// cpu
module cpu(
	input clk,rst,
	output [9:0] instr_Addr,
	input [15:0] instr,
	output reg [8:0] data_Addr,
	output reg [15:0] write_data,
	input [15:0] read_data,
	output write_enable
    );
export LEC_CHECK = 0
export CAP_MARGIN = 20
export CORE_MARGIN = 2
export CORE_UTILIZATION = 58
export SLEW_MARGIN = 20
create_clock -name core_clock -period 135.0 [get_ports {clk}]
run.sh (not shown) runs the stock make flow with config.mk's settings and CLKGATE_MAP_FILE=.
The first run ended with an error in global routing (ODB-0269).
Change:
- ABC_AREA: default -> 1
- CAP_MARGIN: 20 -> 5
- CORE_UTILIZATION: 58 -> 71
- CTS_CLUSTER_DIAMETER: default -> 279
- CTS_CLUSTER_SIZE: default -> 95
- PLACE_DENSITY: default -> 0.37
- clock period: 135.0 -> 117.0 ns (I/O delays scaled with it)
After rerunning: The new run failed in global routing with GRT-0232. Synthesized area climbs by a few percent. Synthesized cell count climbs by about a fifth. Die area drops by about a fifth.
Change:
- CAP_MARGIN: 5 -> 40
- CORE_UTILIZATION: 71 -> 70
- CTS_CLUSTER_DIAMETER: 279 -> 340
- CTS_CLUSTER_SIZE: 95 -> 22
- PLACE_DENSITY: 0.37 -> default
- clock period: 117.0 -> 110.0 ns (I/O delays scaled with it)
Outcome:
- The changed run failed in global routing on GRT-0116
- synthesized area is unchanged
- die area rises by 1.4%
- synthesized cell count does not change

---

Setup of P:
Starting RTL as in the previous note.
export LEC_CHECK = 0
export CAP_MARGIN = 15
export CORE_ASPECT_RATIO = 1.2
export CORE_MARGIN = 2
export CORE_UTILIZATION = 23
export CTS_CLUSTER_DIAMETER = 153
export GPL_TIMING_DRIVEN = 1
export MIN_ROUTING_LAYER = met1
export PLACE_DENSITY_LB_ADDON = 0.11
export SETUP_SLACK_MARGIN = 2.08
export SLEW_MARGIN = 20
create_clock -name core_clock -period 164.0 [get_ports {clk}]
P completed every stage of the flow, and the final layout passed the timing, design-rule and antenna checks.
Changes in Q relative to P:
Settings: changing CORE_UTILIZATION from 23 to 40; removing CTS_CLUSTER_DIAMETER (formerly 153); removing CORE_ASPECT_RATIO (formerly 1.2); removing SETUP_SLACK_MARGIN (formerly 2.08); removing PLACE_DENSITY_LB_ADDON (formerly 0.11); removing GPL_TIMING_DRIVEN (formerly 1); removing MIN_ROUTING_LAYER (formerly met1); changing CAP_MARGIN from 15 to 20; changing the clock period (ns, I/O delays scaled along) from 164.0 to 165.0.
==> results <==
Non-clock buffer instance count of the final layout (Q / P): 0.946
Taking P as the reference, in Q number of cells on the critical path now smaller, register cell area after layout comparable, relative slew slack now smaller.
Q -> P: yosys-reported design area after synthesis delta 0, exact match
Of Q and P, the higher count of non-filler cells in the finished layout belongs to P.
Delta (Q minus P): wire length of the first global-routing pass moved down; worst setup slack has decreased.
Input changes introduced in R (baseline for comparison: Q):
Settings: an added TNS_END_PERCENT of 5; a change of CORE_UTILIZATION from 40 to 58; a change of the clock period (ns, I/O delays scaled along) from 165.0 to 157.0.
Findings:
What R reported for number of fill cells in the layout has to be multiplied by 1.8 to get the figure for Q.
Between Q and R, the sequential share of cell area figures differ only marginally.
Complete run, failing final checks: R, reason setup timing.
Re final cycle utilization of the critical path: Q was lower than R.
What S does differently from R at the input level:
Settings: TNS_END_PERCENT: 5 -> unset; SETUP_SLACK_MARGIN: unset -> -1.34; GPL_TIMING_DRIVEN: unset -> 1; CTS_CLUSTER_DIAMETER: unset -> 198; CAP_MARGIN: 20 -> 15; CORE_ASPECT_RATIO: unset -> 1.2; MIN_ROUTING_LAYER: unset -> met1; CORE_UTILIZATION: 58 -> 72; the clock period (ns, I/O delays scaled along): 157.0 -> 116.0.
[summary]
S did not make it past global routing, where a tool error ended it.
Area inside the core boundary (higher): R
Diff R -> S | die area | decrease of about 20%
Measured against each other, R and S differ in post-DP HPWL, the lower figure coming from R.
Compared with R, S shows placement row count that has gone down slightly.
Compared with R, S shows a pre-CTS worst setup slack that is 23520 ps lower.
Vertical die dimension | S below R
Comparing R and S, the lower starting utilization of the core area is on R.
Inputs modified between S and T:
Settings: GPL_TIMING_DRIVEN no longer set, was 1; MIN_ROUTING_LAYER no longer set, was met1; CAP_MARGIN now 20, was 15; CTS_CLUSTER_DIAMETER no longer set, was 198; CORE_ASPECT_RATIO no longer set, was 1.2; SETUP_SLACK_MARGIN no longer set, was -1.34; CORE_UTILIZATION now 58, was 72; the clock period (ns, I/O delays scaled along) now 157.0, was 116.0.
==> results <==
[flow] T | stages: complete | final checks: fail | reason: capacitance limit, slew limit, setup timing. [compare] base=S new=T: Yosys chip area did not really move, area of the chip went up, number of cells in the design after placement went down, number of clock buffers inserted by TritonCTS went up. Diff S -> T | routability congestion estimate | decrease of about 13%.

---

cpu again, from the RTL that the note above started with.
Design cpu, start of the top module:
module cpu(
	input clk,rst,
	output [9:0] instr_Addr,
	input [15:0] instr,
	output reg [8:0] data_Addr,
	output reg [15:0] write_data,
	input [15:0] read_data,
	output write_enable
    );
Settings: LEC_CHECK=0, CAP_MARGIN=20, CELL_PAD_IN_SITES_GLOBAL_PLACEMENT=1, CORE_ASPECT_RATIO=1.88, CORE_MARGIN=6, CORE_UTILIZATION=50, GPL_TIMING_DRIVEN=1, MAX_ROUTING_LAYER=met4, SETUP_SLACK_MARGIN=5.0, SLEW_MARGIN=20, TNS_END_PERCENT=70; clock period 212.0 ns.
Rerun with:
==> flow/config.mk (replaced) <==
export PLATFORM = sky130hd
export DESIGN_NAME = cpu
export DESIGN_NICKNAME = cpu
export VERILOG_FILES = /design/flow/design.v
export SDC_FILE = /design/flow/constraint.sdc
export NUM_CORES = 4
export LEC_CHECK = 0
export CAP_MARGIN = 15
export CORE_ASPECT_RATIO = 1.2
export CORE_MARGIN = 2
export CORE_UTILIZATION = 58
export CTS_CLUSTER_DIAMETER = 153
export GPL_TIMING_DRIVEN = 1
export MIN_ROUTING_LAYER = met1
export SETUP_SLACK_MARGIN = -1.34
export SLEW_MARGIN = 20
==> flow/constraint.sdc (replaced) <==
create_clock -name core_clock -period 100.0 [get_ports {clk}]
set_input_delay 20.0000 -clock core_clock [delete_from_list [all_inputs] [get_ports {clk}]]
set_output_delay 20.0000 -clock core_clock [all_outputs]
set_load 0.01 [all_outputs]
After rerunning: The changed run completed and failed the layout checks on negative setup slack. Final cell count came out higher by 13%. Final area goes up by 18%. Non-clock buffer count grows by 1847. Utilization rose by 20 points. Count of clock-buffer cells in the layout went up by 6. Wire length came out lower by 9.1%. Die area is lower by 17%. Worst setup slack loses 45 ns. Global-route usage came out higher by 3.0 points. Via count went up by 8.9%.
Rerun with:
==> flow/config.mk (replaced) <==
export PLATFORM = sky130hd
export DESIGN_NAME = cpu
export DESIGN_NICKNAME = cpu
export VERILOG_FILES = /design/flow/design.v
export SDC_FILE = /design/flow/constraint.sdc
export NUM_CORES = 4
export LEC_CHECK = 0
export ABC_AREA = 1
export CAP_MARGIN = 20
export CORE_MARGIN = 2
export CORE_UTILIZATION = 57
export PLACE_DENSITY_LB_ADDON = 0.0
export SLEW_MARGIN = 20
==> flow/constraint.sdc (replaced) <==
create_clock -name core_clock -period 237.0 [get_ports {clk}]
set_input_delay 47.4000 -clock core_clock [delete_from_list [all_inputs] [get_ports {clk}]]
set_output_delay 47.4000 -clock core_clock [all_outputs]
set_load 0.01 [all_outputs]
Outcome: With this change the flow completed with no timing, DRC or antenna violations. Area after synthesis came out higher by 3.2%. Die size came out higher by 5.0%. Worst hold slack gets worse by 0.015 ns. Clock-buffer cell count came out higher by 2. Worst setup slack gets better by 69 ns. Routed wire length came out lower by 15%. Flip-flop count is unchanged.

---

Starting RTL as in the previous note.
export LEC_CHECK = 0
export CAP_MARGIN = 20
export CORE_MARGIN = 2
export CORE_UTILIZATION = 67
export HOLD_SLACK_MARGIN = 0.3
export MAX_ROUTING_LAYER = met4
export SLEW_MARGIN = 20
export TNS_END_PERCENT = 5
create_clock -name core_clock -period 154.0 [get_ports {clk}]
The baseline aborted during 5_1_grt.
Next try:
Settings changed: CAP_MARGIN 20 to 15, CORE_ASPECT_RATIO from default to 1.2, CORE_UTILIZATION 67 to 72, CTS_CLUSTER_DIAMETER from default to 45, CTS_CLUSTER_SIZE from default to 33, GPL_TIMING_DRIVEN from default to 1, HOLD_SLACK_MARGIN 0.3 to default, MAX_ROUTING_LAYER met4 to default, MIN_ROUTING_LAYER from default to met1, SETUP_SLACK_MARGIN from default to -1.34.
Clock period 154.0 ns to 110.0 ns, I/O delays scaled along.
After rerunning: The changed run never finished: it broke off in 5_1_grt on GRT-0116. Synthesized area is unchanged. Die area fell by 6.9%. Synthesized cell count stays the same.
Next try:
Settings changed: ABC_AREA from default to 1, CAP_MARGIN 15 to 20, CORE_ASPECT_RATIO 1.2 to default, CTS_CLUSTER_DIAMETER 45 to 340, CTS_CLUSTER_SIZE 33 to 22, GPL_TIMING_DRIVEN 1 to default, HOLD_SLACK_MARGIN from default to 0.29, MIN_ROUTING_LAYER met1 to default, SETUP_SLACK_MARGIN -1.34 to default, TNS_END_PERCENT 5 to default.
Clock period 110.0 ns to 111.0 ns, I/O delays scaled along.
Result: The changed run died in 5_1_grt. Area after synthesis rose by a few percent. Die size rose by a few percent. Synthesized cell count rose by about a fifth.
Next try:
Settings changed: CAP_MARGIN 20 to 5, CORE_ASPECT_RATIO from default to 1.17, CORE_UTILIZATION 72 to 69, CTS_CLUSTER_DIAMETER 340 to 304, CTS_CLUSTER_SIZE 22 to 95, HOLD_SLACK_MARGIN 0.29 to default, PLACE_DENSITY from default to 0.38, TNS_END_PERCENT from default to 10.
Clock period 111.0 ns to 112.0 ns, I/O delays scaled along.
Result: The new run failed in 5_1_grt, error GRT-0232. Die area rose by 4.3%. Synthesized area does not change. Synthesized cell count is unchanged.
Next try:
Settings changed: ABC_AREA 1 to default, CAP_MARGIN 5 to 20, CORE_ASPECT_RATIO 1.17 to default, CORE_UTILIZATION 69 to 30, CTS_CLUSTER_DIAMETER 304 to default, CTS_CLUSTER_SIZE 95 to default, PLACE_DENSITY 0.38 to default, TNS_END_PERCENT 10 to default.
Clock period 112.0 ns to 164.0 ns, I/O delays scaled along.
Outcome:
- Now the flow produced a clean layout
- die area is higher by 120%
- synthesized cell count fell by 15%
- synthesized area drops by about 3%

---

Starting RTL as in the previous note.
## cpu
module cpu(
	input clk,rst,
	output [9:0] instr_Addr,
	input [15:0] instr,
	output reg [8:0] data_Addr,
	output reg [15:0] write_data,
	input [15:0] read_data,
	output write_enable
    );
Settings: LEC_CHECK=0, ABC_AREA=1, CAP_MARGIN=20, CELL_PAD_IN_SITES_DETAIL_PLACEMENT=1, CORE_MARGIN=2, CORE_UTILIZATION=40, CTS_CLUSTER_DIAMETER=228, GPL_ROUTABILITY_DRIVEN=0, GPL_TIMING_DRIVEN=0, HOLD_SLACK_MARGIN=0.17, MAX_ROUTING_LAYER=met4, MIN_ROUTING_LAYER=met2, PLACE_DENSITY_LB_ADDON=0.12, SLEW_MARGIN=20, TNS_END_PERCENT=75; clock period 165.0 ns.
The starting point stopped in 5_1_grt.
Then changed:
==> flow/config.mk (replaced) <==
export PLATFORM = sky130hd
export DESIGN_NAME = cpu
export DESIGN_NICKNAME = cpu
export VERILOG_FILES = /design/flow/design.v
export SDC_FILE = /design/flow/constraint.sdc
export NUM_CORES = 4
export LEC_CHECK = 0
export ABC_AREA = 1
export CAP_MARGIN = 20
export CORE_MARGIN = 2
export CORE_UTILIZATION = 57
export CTS_CLUSTER_DIAMETER = 225
export CTS_CLUSTER_SIZE = 98
export PLACE_DENSITY_LB_ADDON = 0.0
export SLEW_MARGIN = 20
==> flow/constraint.sdc (replaced) <==
create_clock -name core_clock -period 114.0 [get_ports {clk}]
set_input_delay 22.8000 -clock core_clock [delete_from_list [all_inputs] [get_ports {clk}]]
set_output_delay 22.8000 -clock core_clock [all_outputs]
set_load 0.01 [all_outputs]
What happened: The changed run failed in 5_1_grt, error GRT-0232. Die size decreases by a quarter to a third. Synthesized cell count is unchanged. Area after synthesis is unchanged.
Then changed:
==> flow/config.mk (replaced) <==
export PLATFORM = sky130hd
export DESIGN_NAME = cpu
export DESIGN_NICKNAME = cpu
export VERILOG_FILES = /design/flow/design.v
export SDC_FILE = /design/flow/constraint.sdc
export NUM_CORES = 4
export LEC_CHECK = 0
export ABC_AREA = 1
export CAP_MARGIN = 5
export CORE_ASPECT_RATIO = 1.17
export CORE_MARGIN = 2
export CORE_UTILIZATION = 65
export CTS_CLUSTER_DIAMETER = 304
export CTS_CLUSTER_SIZE = 95
export PLACE_DENSITY = 0.38
export SLEW_MARGIN = 20
export TNS_END_PERCENT = 10
==> flow/constraint.sdc (replaced) <==
create_clock -name core_clock -period 111.0 [get_ports {clk}]
set_input_delay 22.2000 -clock core_clock [delete_from_list [all_inputs] [get_ports {clk}]]
set_output_delay 22.2000 -clock core_clock [all_outputs]
set_load 0.01 [all_outputs]
The new run died in 5_1_grt.
Die size drops by about 12%.
Synthesized area stays the same.
Synthesized cell count is unchanged.
